==> flow/design.v (excerpt) <==
module ixu_mc_pipe (
    input  wire         core_clock_i,
    input  wire         core_flush_i,
    input  wire  [17:0] data_i,
    input  wire         valid_i,
    output logic        busy_o,
    output wire  [ 5:0] rs1_o,
    output wire  [ 5:0] rs2_o,
    input  wire  [31:0] rs1_data_i,
    input  wire  [31:0] rs2_data_i,
    output wire  [ 4:0] rob_o,
    input  wire  [ 6:0] opcode_i,
    input  wire  [ 6:0] ins_type,
    input  wire         imm_i,
    input  wire  [31:0] immediate_i,
    input  wire  [ 5:0] dest_i,
    output logic [ 5:0] wakeup_dest,
    output logic        wakeup_valid,
    output logic [ 5:0] l_wakeup_dest,
    output logic        l_wakeup_valid,
    output logic [ 5:0] ixu_mc_ex_dest,
    output logic [31:0] ixu_mc_ex_data,
    output logic        ixu_mc_ex_valid,
    output logic [ 5:0] ixu_mc_wb_dest,
    output logic [31:0] ixu_mc_wb_data,
    output logic        ixu_mc_wb_valid,
    output wire  [ 4:0] pmu_ins_id_o,
    output wire         pmu_ins_valid_o
);
Settings: LEC_CHECK=0, ABC_AREA=1, CAP_MARGIN=20, CORE_MARGIN=2, CORE_UTILIZATION=72, CTS_CLUSTER_DIAMETER=391, CTS_CLUSTER_SIZE=99, PLACE_DENSITY=0.42, SETUP_SLACK_MARGIN=0.4, SLEW_MARGIN=20; clock period 6.03 ns.
run.sh (not shown) runs the stock make flow with config.mk's settings and CLKGATE_MAP_FILE=.
The baseline aborted during global routing (5_1_grt) on GRT-0116.
==> next run, changes <==
- ABC_AREA: 1 -> not set
- CTS_CLUSTER_DIAMETER: 391 -> 336
- CTS_CLUSTER_SIZE: 99 -> 96
- PLACE_DENSITY: 0.42 -> 0.38
- clock period: 6.03 -> 6.93 ns (I/O delays scaled with it)
Effect:
- The new run stopped in global routing (5_1_grt), error GRT-0116
- synthesized area is lower by a few percent
- die size is lower by a few percent
- synthesized cell count is lower by about a fifth
==> next run, changes <==
- CORE_UTILIZATION: 72 -> 66
- CTS_CLUSTER_DIAMETER: 336 -> not set
- CTS_CLUSTER_SIZE: 96 -> not set
- MAX_ROUTING_LAYER: not set -> met4
- PLACE_DENSITY: 0.38 -> not set
- SETUP_SLACK_MARGIN: 0.4 -> 1.1
- clock period: 6.93 -> 9.0 ns (I/O delays scaled with it)
The changed run went through all stages and came out clean.
Synthesized area does not change.
Die size is higher by a little under a tenth.
Synthesized cell count stays the same.
==> next run, changes <==
- CORE_UTILIZATION: 66 -> 70
- CTS_CLUSTER_SIZE: not set -> 37
- MAX_ROUTING_LAYER: met4 -> not set
- SETUP_SLACK_MARGIN: 1.1 -> 0.4
- clock period: 9.0 -> 7.38 ns (I/O delays scaled with it)
Outcome: With this change the flow aborted during global routing (5_1_grt). Die size came out lower by 5.6%. Area after synthesis is unchanged. Synthesized cell count does not change.
==> next run, changes <==
- CORE_UTILIZATION: 70 -> 66
- CTS_CLUSTER_SIZE: 37 -> 61
- clock period: 7.38 -> 8.19 ns (I/O delays scaled with it)
Result: With this change the flow finished but failed the layout checks on setup timing; synthesized area is unchanged; synthesized cell count does not change; die size increases by 6.0%.
==> next run, changes <==
- CORE_UTILIZATION: 66 -> 40
- CTS_CLUSTER_SIZE: 61 -> not set
- clock period: 8.19 -> 8.63 ns (I/O delays scaled with it)
=>
- With this change the flow finished clean
- design area decreases by about 0.46%
- die size rises by about 64%
- wire length came out lower by about 9%
- sequential share of layout area is about the same
- utilization shrinks by 31 points
- final cell count increases by about 8%
- maximum frequency rose by 4.2%
- via count drops by 10%
- non-clock buffer count is lower by 83


Starting RTL as in the previous note.
Settings: LEC_CHECK=0, ABC_AREA=0, CAP_MARGIN=20, CELL_PAD_IN_SITES_DETAIL_PLACEMENT=0, CORE_MARGIN=2, CORE_UTILIZATION=72, CTS_CLUSTER_SIZE=60, PLACE_DENSITY_LB_ADDON=0.24, SETUP_SLACK_MARGIN=1.29, SLEW_MARGIN=20; clock period 8.58 ns.
The starting point died in global routing (GRT-0116).
Next try:
--- a/flow/config.mk
+++ b/flow/config.mk
@@ -11,4 +11,4 @@
 export CORE_MARGIN = 2
-export CORE_UTILIZATION = 72
-export CTS_CLUSTER_SIZE = 60
+export CORE_UTILIZATION = 70
+export CTS_CLUSTER_SIZE = 14
 export PLACE_DENSITY_LB_ADDON = 0.24
==> flow/constraint.sdc (replaced) <==
create_clock -name core_clock -period 3.74 [get_ports {core_clock_i}]
set_input_delay 0.7480 -clock core_clock [delete_from_list [all_inputs] [get_ports {core_clock_i}]]
set_output_delay 0.7480 -clock core_clock [all_outputs]
set_load 0.01 [all_outputs]
What happened:
- The changed run never finished: it broke off in global routing
- synthesized area stays the same
- die area increases by a few percent
- synthesized cell count stays the same
Next try:
--- a/flow/config.mk
+++ b/flow/config.mk
@@ -11,5 +11,4 @@
 export CORE_MARGIN = 2
-export CORE_UTILIZATION = 70
-export CTS_CLUSTER_SIZE = 14
-export PLACE_DENSITY_LB_ADDON = 0.24
+export CORE_UTILIZATION = 66
+export CTS_CLUSTER_SIZE = 85
 export SETUP_SLACK_MARGIN = 1.29
==> flow/constraint.sdc (replaced) <==
create_clock -name core_clock -period 9.04 [get_ports {core_clock_i}]
set_input_delay 1.8080 -clock core_clock [delete_from_list [all_inputs] [get_ports {core_clock_i}]]
set_output_delay 1.8080 -clock core_clock [all_outputs]
set_load 0.01 [all_outputs]
Result: The new run went through all stages and came out clean. Area after synthesis stays the same. Die area rose by 6.0%. Synthesized cell count does not change.
Next try:
--- a/flow/config.mk
+++ b/flow/config.mk
@@ -12,4 +12,5 @@
 export CORE_UTILIZATION = 66
-export CTS_CLUSTER_SIZE = 85
-export SETUP_SLACK_MARGIN = 1.29
+export CTS_CLUSTER_SIZE = 55
+export HOLD_SLACK_MARGIN = 0.29
+export SETUP_SLACK_MARGIN = 1.12
 export SLEW_MARGIN = 20
==> flow/constraint.sdc (replaced) <==
create_clock -name core_clock -period 8.36 [get_ports {core_clock_i}]
set_input_delay 1.6720 -clock core_clock [delete_from_list [all_inputs] [get_ports {core_clock_i}]]
set_output_delay 1.6720 -clock core_clock [all_outputs]
set_load 0.01 [all_outputs]
The changed run ran to the end with violations: setup timing.
Non-clock buffer count went up by 142.
Routed wire length rises slightly.
Worst setup slack loses 0.61 ns.
Global-route usage went up by 0.26 points.
Area after synthesis does not change.
Synthesized cell count is unchanged.
Critical path depth drops by 1.
Register-to-register slack loses 0.61 ns.
Utilization increases by 2.4 points.


== willow ==
Starting RTL as in the previous note.
==> flow/design.v (excerpt) <==
module ixu_mc_pipe (
    input  wire         core_clock_i,
    input  wire         core_flush_i,
    input  wire  [17:0] data_i,
    input  wire         valid_i,
    output logic        busy_o,
    output wire  [ 5:0] rs1_o,
    output wire  [ 5:0] rs2_o,
    input  wire  [31:0] rs1_data_i,
    input  wire  [31:0] rs2_data_i,
    output wire  [ 4:0] rob_o,
    input  wire  [ 6:0] opcode_i,
    input  wire  [ 6:0] ins_type,
    input  wire         imm_i,
    input  wire  [31:0] immediate_i,
    input  wire  [ 5:0] dest_i,
    output logic [ 5:0] wakeup_dest,
    output logic        wakeup_valid,
    output logic [ 5:0] l_wakeup_dest,
    output logic        l_wakeup_valid,
    output logic [ 5:0] ixu_mc_ex_dest,
    output logic [31:0] ixu_mc_ex_data,
    output logic        ixu_mc_ex_valid,
    output logic [ 5:0] ixu_mc_wb_dest,
    output logic [31:0] ixu_mc_wb_data,
    output logic        ixu_mc_wb_valid,
    output wire  [ 4:0] pmu_ins_id_o,
    output wire         pmu_ins_valid_o
);
clock: 2.47 ns
lec_check: 0
abc_area: 0
cap_margin: 20
cell_pad_in_sites_detail_placement: 0
core_margin: 2
core_utilization: 70
cts_cluster_size: 14
place_density_lb_addon: 0.24
setup_slack_margin: 0.72
slew_margin: 20
tns_end_percent: 5
Seen in the log of willow: GRT-0116 during 5_1_grt, after which the run never completed.
> inputs changed (willow -> maple)
# willow
export LEC_CHECK = 0
export ABC_AREA = 0
export CAP_MARGIN = 20
export CELL_PAD_IN_SITES_DETAIL_PLACEMENT = 0
export CORE_MARGIN = 2
export CORE_UTILIZATION = 70
export CTS_CLUSTER_SIZE = 14
export PLACE_DENSITY_LB_ADDON = 0.24
export SETUP_SLACK_MARGIN = 0.72
export SLEW_MARGIN = 20
export TNS_END_PERCENT = 5
create_clock -name core_clock -period 2.47 [get_ports {core_clock_i}]
# maple
export LEC_CHECK = 0
export ABC_AREA = 0
export CAP_MARGIN = 20
export CELL_PAD_IN_SITES_DETAIL_PLACEMENT = 0
export CORE_MARGIN = 2
export CORE_UTILIZATION = 44
export CTS_CLUSTER_SIZE = 98
export PLACE_DENSITY_LB_ADDON = 0.24
export SETUP_SLACK_MARGIN = 1.29
export SLEW_MARGIN = 20
export TNS_END_PERCENT = 15
create_clock -name core_clock -period 4.94 [get_ports {core_clock_i}]
### Flow results
- Diff maple..willow | XOR/XNOR share of the synthesized area | unchanged
- maple vs. willow: area after detailed placement fell about 1.5%, buffers inserted during post-CTS setup optimization rose 13%.
- [maple] flow finished | final checks: failed | reasons: negative setup slack
## Diff of input files: garnet against maple
# maple
export LEC_CHECK = 0
export ABC_AREA = 0
export CAP_MARGIN = 20
export CELL_PAD_IN_SITES_DETAIL_PLACEMENT = 0
export CORE_MARGIN = 2
export CORE_UTILIZATION = 44
export CTS_CLUSTER_SIZE = 98
export PLACE_DENSITY_LB_ADDON = 0.24
export SETUP_SLACK_MARGIN = 1.29
export SLEW_MARGIN = 20
export TNS_END_PERCENT = 15
create_clock -name core_clock -period 4.94 [get_ports {core_clock_i}]
# garnet
export LEC_CHECK = 0
export ABC_AREA = 0
export CAP_MARGIN = 20
export CELL_PAD_IN_SITES_DETAIL_PLACEMENT = 0
export CORE_MARGIN = 2
export CORE_UTILIZATION = 56
export CTS_CLUSTER_SIZE = 98
export PLACE_DENSITY_LB_ADDON = 0.24
export SETUP_SLACK_MARGIN = 1.29
export SLEW_MARGIN = 20
create_clock -name core_clock -period 9.04 [get_ports {core_clock_i}]
Notes after the runs:
garnet: PASS, flow complete, no timing, DRC or antenna violations. Worst path required time (garnet over maple): increase, 4.09 ns. Comparing garnet and maple, the higher wire length of the first global-routing pass is on maple. maple → garnet: number of gates on the worst path with buffers counted moved down; fraction of area in clock buffers and inverters level; total non-filler cell area in the finished layout moved down; leftover overflow at the end of global routing level. Time the worst path needs with I/O delays and setup | garnet above maple. Clock transition at the registers of the reported paths of garnet is on par with maple.
